==> yarrow <==
// comp_mult_top
module comp_mult_top #(
parameter NO_MULT   = 4     ,  
parameter APB_BADDR = 0     ,  
parameter SYS_AW    = 16    ,  
parameter REG_DW    = 16       
)(
input                    clk         ,  
input                    rst_n       ,  
input      [ SYS_AW-1:0] apb_paddr   ,  
input                    apb_psel    ,  
input                    apb_penable ,  
input                    apb_pwrite  ,  
input      [REG_DW -1:0] apb_pwdata  ,  
output                   apb_pready  ,  
output reg [REG_DW -1:0] apb_prdata  ,  
output reg               apb_pslverr ,  
output reg               mem_ce      ,  
output reg               mem_we      ,  
output reg [SYS_AW -1:0] mem_addr    ,  
output reg [     8 -1:0] mem_wr_data ,  
input      [     8 -1:0] mem_rd_data    
);
localparam DWIDTH = 8 ;
localparam IDLE   = 2'b00;  
localparam RD_OPS = 2'b01;  
localparam WORK   = 2'b10;  
localparam WR_RES = 2'b11;  
reg  [       REG_DW -1:0] op1_addr      ;  
reg  [       REG_DW -1:0] op2_addr      ;  
reg  [       REG_DW -1:0] res_addr      ;  
reg  [       REG_DW -1:0] no_op         ;  
reg  [       REG_DW -1:0] cfg_start     ;  
reg  [       REG_DW -1:0] sts_stop      ;  
wire                      wr_op1_addr   ;  
wire                      wr_op2_addr   ;  
wire                      wr_res_addr   ;  
wire                      wr_no_op      ;  
wire                      wr_cfg_start  ;  
wire                      wr_sts_stop   ;  
wire                      rd_sts_stop   ;  
wire                      rd_sts_state  ;  
wire                      sel_regs      ;  
reg                       op_val        ;  
wire                      op_rdy        ;  
wire [   2*2*DWIDTH -1:0] op_data       ;  
wire                      res_val       ;  
reg                       res_rdy       ;  
wire [2*2*(DWIDTH+1)-1:0] res_data      ;  
wire                      set_res_rdy   ;  
reg  [     3*DWIDTH -1:0] data_reg      ;  
reg  [            2 -1:0] sts_cstate    ;  
wire                      start         ;  
wire                      sw_rst        ;  
wire                      byte_rd_done  ;  
wire                      byte_wr_done  ;  
wire                      finish        ;  
  ...
Settings: LEC_CHECK=0, ABC_AREA=1, CAP_MARGIN=20, CORE_MARGIN=2, CORE_UTILIZATION=71, CTS_CLUSTER_DIAMETER=28, CTS_CLUSTER_SIZE=72, PLACE_DENSITY_LB_ADDON=0.27, SETUP_SLACK_MARGIN=1.1, SLEW_MARGIN=20; clock period 6.47 ns.
run.sh (not shown) runs the stock make flow with config.mk's settings and CLKGATE_MAP_FILE=.
==> inputs of indigo, as changes to yarrow <==
Settings changed: ABC_AREA 1 to default, CORE_UTILIZATION 71 to 40, CTS_CLUSTER_DIAMETER 28 to default, CTS_CLUSTER_SIZE 72 to default, PLACE_DENSITY_LB_ADDON 0.27 to default, SETUP_SLACK_MARGIN 1.1 to 1.74.
==> flow/constraint.sdc (replaced) <==
create_clock -name core_clock -period 9.39 [get_ports {clk}]
set_input_delay 1.8780 -clock core_clock [delete_from_list [all_inputs] [get_ports {clk}]]
set_output_delay 1.8780 -clock core_clock [all_outputs]
set_load 0.01 [all_outputs]
==> results <==
indigo passed the timing, DRC and antenna checks. yarrow aborted during global routing (5_1_grt). Between yarrow and indigo, the lower synthesized area is in indigo (gap about 8%, measured against indigo). In yarrow the die area is smaller than in indigo, by 38%. Synthesized cell count: yarrow is higher than indigo (about 35%).

* * *

==> garnet: inputs <==
comp_mult_top again, from the RTL that the note above started with.
clock: 4.86 ns
lec_check: 0
abc_area: 1
cap_margin: 15
core_margin: 2
core_utilization: 72
cts_cluster_diameter: 235
cts_cluster_size: 40
gpl_routability_driven: 0
gpl_timing_driven: 1
hold_slack_margin: -0.05
setup_slack_margin: 1.18
slew_margin: 30
tns_end_percent: 5
==> fjord (differences from garnet) <==
Settings changed: ABC_AREA 1 to 0, CAP_MARGIN 15 to 25, CORE_UTILIZATION 72 to 71, CTS_CLUSTER_DIAMETER 235 to 211, HOLD_SLACK_MARGIN -0.05 to 0.19, PLACE_DENSITY set to 0.61, SETUP_SLACK_MARGIN 1.18 to -0.62, SLEW_MARGIN 30 to 20, TNS_END_PERCENT 5 to not set.
==> flow/constraint.sdc (replaced) <==
create_clock -name core_clock -period 7.04 [get_ports {clk}]
set_input_delay 1.4080 -clock core_clock [delete_from_list [all_inputs] [get_ports {clk}]]
set_output_delay 1.4080 -clock core_clock [all_outputs]
set_load 0.01 [all_outputs]
==> willow (differences from garnet) <==
Settings changed: ABC_AREA 1 to not set, CELL_PAD_IN_SITES_GLOBAL_PLACEMENT set to 2, CORE_UTILIZATION 72 to 40, CTS_CLUSTER_DIAMETER 235 to 334, CTS_CLUSTER_SIZE 40 to 41, GPL_ROUTABILITY_DRIVEN 0 to not set, GPL_TIMING_DRIVEN 1 to not set, HOLD_SLACK_MARGIN -0.05 to not set, SETUP_SLACK_MARGIN 1.18 to not set, SLEW_MARGIN 30 to 20, TNS_END_PERCENT 5 to not set.
==> flow/constraint.sdc (replaced) <==
create_clock -name core_clock -period 10.0 [get_ports {clk}]
set_input_delay 2.0000 -clock core_clock [delete_from_list [all_inputs] [get_ports {clk}]]
set_output_delay 2.0000 -clock core_clock [all_outputs]
set_load 0.01 [all_outputs]
==> violet (differences from garnet) <==
Settings changed: ABC_AREA 1 to not set, CAP_MARGIN 15 to 0, CORE_UTILIZATION 72 to 66, CTS_CLUSTER_DIAMETER 235 to 29, CTS_CLUSTER_SIZE 40 to not set, GPL_ROUTABILITY_DRIVEN 0 to not set, GPL_TIMING_DRIVEN 1 to not set, HOLD_SLACK_MARGIN -0.05 to not set, SETUP_SLACK_MARGIN 1.18 to 1.24, SLEW_MARGIN 30 to 20, TNS_END_PERCENT 5 to not set.
==> flow/constraint.sdc (replaced) <==
create_clock -name core_clock -period 9.03 [get_ports {clk}]
set_input_delay 1.8060 -clock core_clock [delete_from_list [all_inputs] [get_ports {clk}]]
set_output_delay 1.8060 -clock core_clock [all_outputs]
set_load 0.01 [all_outputs]
==> results <==
- willow finished clean. violet completed without violations. fjord reached the layout checks and failed them: setup timing. garnet never finished: it broke off in global routing (5_1_grt), error GRT-0116.
- Worst setup slack: fjord < willow < violet.
- Clock skew, highest first: violet, fjord, willow.
- Of violet and willow, willow has the higher register-to-register slack (gap 0.36 ns).
- Synthesized cell count is the same in violet and fjord.
- The lowest core utilization belongs to willow, the highest to fjord.
- The lowest sequential power belongs to willow, the highest to fjord.
- Area after synthesis is the same in willow and violet.
- In sequential cell count, violet and willow do not differ.
Power and IR drop assume default switching activity.
